==> inputs of build 79 <==
Design cordic, start of the top module:
module cordic #(
    parameter data_width = 16,
    parameter iterations = 15
    )(
    input clk,
    input reset_n,
    input logic signed [data_width-1:0] angle,
    input logic signed [data_width-1:0] x_i,
    input logic signed [data_width-1:0] y_i,
    output logic signed [data_width-1:0] cos,
    output logic signed [data_width-1:0] sin,
    input valid_in,
    output logic valid_out
    );
Settings: LEC_CHECK=0, ABC_AREA=1, CAP_MARGIN=20, CORE_MARGIN=2, CORE_UTILIZATION=72, CTS_CLUSTER_DIAMETER=371, CTS_CLUSTER_SIZE=99, PLACE_DENSITY=0.37, SLEW_MARGIN=20, TNS_END_PERCENT=20; clock period 1.97 ns.
run.sh (not shown) runs the stock make flow with config.mk's settings and CLKGATE_MAP_FILE=.
==> build 7 (differences from build 79) <==
Settings changed: ABC_AREA 1 to default, CORE_UTILIZATION 72 to 58, CTS_CLUSTER_DIAMETER 371 to default, CTS_CLUSTER_SIZE 99 to default, PLACE_DENSITY 0.37 to default, TNS_END_PERCENT 20 to default.
==> flow/constraint.sdc (replaced) <==
create_clock -name core_clock -period 3.8 [get_ports {clk}]
set_input_delay 0.7600 -clock core_clock [delete_from_list [all_inputs] [get_ports {clk}]]
set_output_delay 0.7600 -clock core_clock [all_outputs]
set_load 0.01 [all_outputs]
==> qor summary <==
| item | build 7 | build 79 |
|---|---|---|
| Run status | timing/DRC/antenna clean | aborted with a tool error |
| Stage where the flow stopped | - | clock tree synthesis |
| Number of rows in the core area | 118 | 110 |
| Tally of unique sky130hd cells used after synthesis | 87 | 49 |
| Cell with the most instances after synthesis | sky130_fd_sc_hd__dfrtp_1 | sky130_fd_sc_hd__nand2_1 |
| # Cells Yosys | 6641 | 9366 |
| AND-OR/OR-AND Cells, Area Fraction | 0.193 | 0.149 |
| Simple-Gate Area Share | 0.111 | 0.281 |
| Post-Syn Area | 60900 um^2 | 65100 um^2 |
| HPWL after DPL | 115 mm | 194 mm |
| Post-synth mux share | 0.0911 | 0 |
| Area of the core | 104000 um^2 | 89900 um^2 |
| DP Cell Count | 8032 | 12341 |
| Share of synthesized area occupied by flip-flops and latches | 0.306 | 0.286 |

========
==> inputs of try-tundra <==
==> flow/design.v <==
module cordic #(
    parameter data_width = 16,
    parameter iterations = 15
    )(
    input clk,
    input reset_n,
    input logic signed [data_width-1:0] angle,
    input logic signed [data_width-1:0] x_i,
    input logic signed [data_width-1:0] y_i,
    output logic signed [data_width-1:0] cos,
    output logic signed [data_width-1:0] sin,
    input valid_in,
    output logic valid_out
    );
    logic signed [data_width-1:0] atan_table [0:iterations-1];
    assign atan_table[0]  = 'd12867;   
    assign atan_table[1]  = 'd7596;    
    assign atan_table[2]  = 'd4013;    
    assign atan_table[3]  = 'd2037;    
    assign atan_table[4]  = 'd1021;    
    assign atan_table[5]  = 'd511;     
    assign atan_table[6]  = 'd256;     
    assign atan_table[7]  = 'd128;     
    assign atan_table[8]  = 'd64;      
    assign atan_table[9]  = 'd32;      
    assign atan_table[10] = 'd16;      
    assign atan_table[11] = 'd8;       
    assign atan_table[12] = 'd4;       
    assign atan_table[13] = 'd2;       
    assign atan_table[14] = 'd1;       
    logic signed [data_width-1:0] x [0:iterations], y [0:iterations], z [0:iterations];
    logic [$clog2(iterations)-1:0] iteration;
    logic valid_pipe [0:iterations];
    always_ff @(posedge clk or negedge reset_n) begin
        if (!reset_n) begin
            x[0] <= 0;
            y[0] <= 0;
            z[0] <= 0;
            valid_pipe[0] <= 0;
        end else if (valid_in) begin
            case (angle[15:14])
                2'b00: begin
                    x[0] <= x_i;
                    y[0] <= y_i;
                    z[0] <= angle;
                end
                2'b01: begin
                    x[0] <= -y_i;
                    y[0] <= x_i;
                    z[0] <= {2'b00, angle[13:0]};
                end
                2'b10: begin
                    x[0] <= -x_i;
                    y[0] <= -y_i;
                    z[0] <= {2'b11, angle[13:0]};
                end
                2'b11: begin
                    x[0] <= y_i;
                    y[0] <= -x_i;
                    z[0] <= -angle;
                end
            endcase
            valid_pipe[0] <= 1;
        end else begin
            valid_pipe[0] <= 0;
        end
    end
    genvar i;
    generate
        for (i = 0; i < iterations; i = i + 1) begin : cordic_pipeline
            always_ff @(posedge clk or negedge reset_n) begin
                if (!reset_n) begin
                    x[i+1] <= 0;
                    y[i+1] <= 0;
                    z[i+1] <= 0;
                    valid_pipe[i+1] <= 0;
                end else if (valid_pipe[i]) begin
                    if (z[i] < 0) begin
                        x[i+1] <= x[i] + (y[i] >>> i);
                        y[i+1] <= y[i] - (x[i] >>> i);
                        z[i+1] <= z[i] + atan_table[i];
                    end else begin
                        x[i+1] <= x[i] - (y[i] >>> i);
                        y[i+1] <= y[i] + (x[i] >>> i);
                        z[i+1] <= z[i] - atan_table[i];
                    end
                    valid_pipe[i+1] <= 1;
                end else begin
                    valid_pipe[i+1] <= 0;
                end
            end
        end
    endgenerate
    assign cos = x[iterations];
    assign sin = y[iterations];
    assign valid_out = valid_pipe[iterations];
endmodule
==> flow/run.sh <==
#!/bin/bash
# the make line also repeats each setting of config.mk as NAME=value (left out here)
make -C /OpenROAD-flow-scripts/flow DESIGN_CONFIG=/design/flow/config.mk WORK_HOME=/design/flow/orfs CLKGATE_MAP_FILE= finish
==> flow/config.mk <==
export PLATFORM = sky130hd
export DESIGN_NAME = cordic
export DESIGN_NICKNAME = cordic
export VERILOG_FILES = /design/flow/design.v
export SDC_FILE = /design/flow/constraint.sdc
export NUM_CORES = 4
export LEC_CHECK = 0
export ABC_AREA = 0
export CAP_MARGIN = 20
export CELL_PAD_IN_SITES_GLOBAL_PLACEMENT = 2
export CORE_MARGIN = 7
export CORE_UTILIZATION = 40
export CTS_CLUSTER_DIAMETER = 87
export GPL_ROUTABILITY_DRIVEN = 0
export HOLD_SLACK_MARGIN = 0.19
export MAX_ROUTING_LAYER = met4
export PLACE_DENSITY = 0.63
export SLEW_MARGIN = 30
==> flow/constraint.sdc <==
create_clock -name core_clock -period 2.9 [get_ports {clk}]
set_input_delay 0.5800 -clock core_clock [delete_from_list [all_inputs] [get_ports {clk}]]
set_output_delay 0.5800 -clock core_clock [all_outputs]
set_load 0.01 [all_outputs]
==> try-willow: changes against try-tundra <==
==> flow/config.mk (replaced) <==
export PLATFORM = sky130hd
export DESIGN_NAME = cordic
export DESIGN_NICKNAME = cordic
export VERILOG_FILES = /design/flow/design.v
export SDC_FILE = /design/flow/constraint.sdc
export NUM_CORES = 4
export LEC_CHECK = 0
export CAP_MARGIN = 20
export CORE_MARGIN = 2
export CORE_UTILIZATION = 66
export SLEW_MARGIN = 20
==> flow/constraint.sdc (replaced) <==
create_clock -name core_clock -period 3.09 [get_ports {clk}]
set_input_delay 0.6180 -clock core_clock [delete_from_list [all_inputs] [get_ports {clk}]]
set_output_delay 0.6180 -clock core_clock [all_outputs]
set_load 0.01 [all_outputs]
==> try-indigo: changes against try-tundra <==
==> flow/config.mk (replaced) <==
export PLATFORM = sky130hd
export DESIGN_NAME = cordic
export DESIGN_NICKNAME = cordic
export VERILOG_FILES = /design/flow/design.v
export SDC_FILE = /design/flow/constraint.sdc
export NUM_CORES = 4
export LEC_CHECK = 0
export CAP_MARGIN = 20
export CELL_PAD_IN_SITES_GLOBAL_PLACEMENT = 0
export CORE_MARGIN = 2
export CORE_UTILIZATION = 70
export CTS_CLUSTER_DIAMETER = 63
export GPL_TIMING_DRIVEN = 1
export HOLD_SLACK_MARGIN = -0.04
export MAX_ROUTING_LAYER = met4
export SETUP_SLACK_MARGIN = 0.88
export SLEW_MARGIN = 20
export TNS_END_PERCENT = 50
==> flow/constraint.sdc (replaced) <==
create_clock -name core_clock -period 3.04 [get_ports {clk}]
set_input_delay 0.6080 -clock core_clock [delete_from_list [all_inputs] [get_ports {clk}]]
set_output_delay 0.6080 -clock core_clock [all_outputs]
set_load 0.01 [all_outputs]
==> Flow_metrics.wiki <==
== Flow metrics ==
{| class="wikitable"
! Metric !! Value
|-
| Worst Slack Setup Final || -0.419 ns
|-
| Result of the run || failed layout checks
|-
| Blocking Checks || setup timing
|-
| Number of failing setup endpoints in the final timing report || 83
|-
| Minimum period implied by the final worst setup slack || 3.32 ns
|-
| Worst path arrival time || between 3 and 4 ns
|}
That was try-tundra.
==> Flow_metrics.wiki <==
== Flow metrics ==
{| class="wikitable"
! Metric !! Value
|-
| Worst Slack Setup Final || -0.257 ns
|-
| Hold violation total from the final report || 0
|-
| Blocking Checks || setup timing
|-
| Worst path arrival time || 3.97 ns
|-
| Result of the run || failed layout checks
|-
| Minimum period implied by the final worst setup slack || 3.35 ns
|-
| Post-synth mux share || under 10%
|-
| Biggest area consumer among cell classes || combinational gates
|-
| Number of failing setup endpoints in the final timing report || 26
|}
That was try-willow.
==> Flow_metrics.wiki <==
== Metrics ==
{| class="wikitable"
! Metric !! Value
|-
| Cell type with the largest total area || sky130_fd_sc_hd__dfrtp_1
|-
| Result of the run || did not finish
|-
| Post-synth mux share || 9.11%
|-
| Net count after synthesis || 7447
|-
| Number of buffers inserted during clock tree synthesis || 88
|-
| Last flow stage reached || 5_1_grt
|}
That was try-indigo.

========
==> trial 58 <==
Starts from the design.v that is shown in full above.
Settings: LEC_CHECK=0, ABC_AREA=1, CAP_MARGIN=20, CELL_PAD_IN_SITES_GLOBAL_PLACEMENT=3, CORE_ASPECT_RATIO=0.85, CORE_MARGIN=2, CORE_UTILIZATION=54, CTS_CLUSTER_DIAMETER=198, GPL_TIMING_DRIVEN=1, HOLD_SLACK_MARGIN=0.06, MAX_ROUTING_LAYER=met4, MIN_ROUTING_LAYER=met2, PLACE_DENSITY=0.78, SETUP_SLACK_MARGIN=0.59, SLEW_MARGIN=15, TNS_END_PERCENT=85; clock period 2.45 ns.
==> trial 79: changes against trial 58 <==
Settings changed: ABC_AREA 1 to unset, CELL_PAD_IN_SITES_GLOBAL_PLACEMENT 3 to unset, CORE_ASPECT_RATIO 0.85 to unset, CORE_UTILIZATION 54 to 40, CTS_CLUSTER_DIAMETER 198 to unset, GPL_TIMING_DRIVEN 1 to unset, HOLD_SLACK_MARGIN 0.06 to unset, MAX_ROUTING_LAYER met4 to unset, MIN_ROUTING_LAYER met2 to unset, PLACE_DENSITY 0.78 to unset, SETUP_SLACK_MARGIN 0.59 to unset, SLEW_MARGIN 15 to 20, TNS_END_PERCENT 85 to unset.
==> flow/constraint.sdc (replaced) <==
create_clock -name core_clock -period 3.8 [get_ports {clk}]
set_input_delay 0.7600 -clock core_clock [delete_from_list [all_inputs] [get_ports {clk}]]
set_output_delay 0.7600 -clock core_clock [all_outputs]
set_load 0.01 [all_outputs]
==> trial 71: changes against trial 58 <==
Settings changed: ABC_AREA 1 to unset, CELL_PAD_IN_SITES_GLOBAL_PLACEMENT 3 to unset, CORE_ASPECT_RATIO 0.85 to unset, CORE_UTILIZATION 54 to 70, CTS_CLUSTER_DIAMETER 198 to 28, GPL_TIMING_DRIVEN 1 to unset, HOLD_SLACK_MARGIN 0.06 to unset, MAX_ROUTING_LAYER met4 to unset, MIN_ROUTING_LAYER met2 to unset, PLACE_DENSITY 0.78 to unset, SETUP_SLACK_MARGIN 0.59 to 0.9, SLEW_MARGIN 15 to 20, TNS_END_PERCENT 85 to unset.
==> flow/constraint.sdc (replaced) <==
create_clock -name core_clock -period 3.09 [get_ports {clk}]
set_input_delay 0.6180 -clock core_clock [delete_from_list [all_inputs] [get_ports {clk}]]
set_output_delay 0.6180 -clock core_clock [all_outputs]
set_load 0.01 [all_outputs]
==> flow_summary.json <==
{
  "dieArea_um2": 155400,
  "yosysUniqueCellTypes": 87,
  "synth.most_common_cell": "dfrtp_1",
  "synthesis.nets": 7447,
  "synth.top_cell.area_share_pct": 30.56,
  "die_x_um": 394.3,
  "avgSynthCellArea_um2": 9.173,
  "synth.area.top_cells": "dfrtp_1 31%, ha_1 15%, mux2_2 7.6%, xnor2_1 7.2%, a21oi_1 5.4%",
  "yosys.area_share.xor_xnor_pct": 10.52,
  "yosys.stat.chipArea_um2": 60920,
  "syn_inst": 6641,
  "core_um2": 151500,
  "ys_sh_aoi_pct": 19.25,
  "die_h_um": 394.3,
  "outcome": "finished clean",
  "top_cells_by_count": "744 x dfrtp_1, 711 x ha_1, 654 x a21oi_1, 529 x nor2_1, 499 x xnor2_1",
  "simple_gate_share_pct": 11.08,
  "synth_adder_area_share_pct": 16.05
}
the above is filed under trial 79

==> flow_summary.json <==
{
  "synth.top_cell.area_share_pct": 30.56,
  "avgSynthCellArea_um2": 9.173,
  "top_cells_by_count": "744 x dfrtp_1, 711 x ha_1, 654 x a21oi_1, 529 x nor2_1, 499 x xnor2_1",
  "yosys.stat.chipArea_um2": 60920,
  "lastStage": "5_1_grt",
  "yosys.area_share.xor_xnor_pct": 10.52,
  "dieArea_um2": 89400,
  "synth_adder_area_share_pct": 16.05,
  "synth.most_common_cell": "dfrtp_1",
  "die_h_um": 299.0,
  "firstError": "[ERROR DPL-0038] Utilization greater than 100%, impossible to legalize",
  "yosysUniqueCellTypes": 87,
  "outcome": "stopped before the end",
  "core_um2": 86480,
  "syn_inst": 6641
}
the above is filed under trial 71

==> flow_summary.json <==
{
  "ys_sh_aoi_pct": 14.86,
  "die_h_um": 324.2,
  "top_cells_by_count": "2,629 x nand2_1, 1,046 x inv_1, 744 x dfrtp_1, 743 x nand3_1, 711 x ha_1",
  "dieArea_um2": 123400,
  "outcome": "stopped before the end",
  "synth.most_common_cell": "nand2_1",
  "avgSynthCellArea_um2": 6.952,
  "syn_inst": 9366,
  "firstError": "[ERROR GPL-0301] Utilization 129.420 % exceeds 100%.",
  "core_um2": 119700,
  "yosysUniqueCellTypes": 49,
  "core.rowCount": 117,
  "synthesis.nets": 10170,
  "lastStage": "3_1_place_gp_skip_io",
  "synth.area.top_cells": "dfrtp_1 29%, nand2_1 15%, ha_1 14%, inv_1 6.0%, nand3_1 5.7%",
  "die_x_um": 380.7,
  "yosys.area_share.xor_xnor_pct": 5.972
}
the above is filed under trial 58

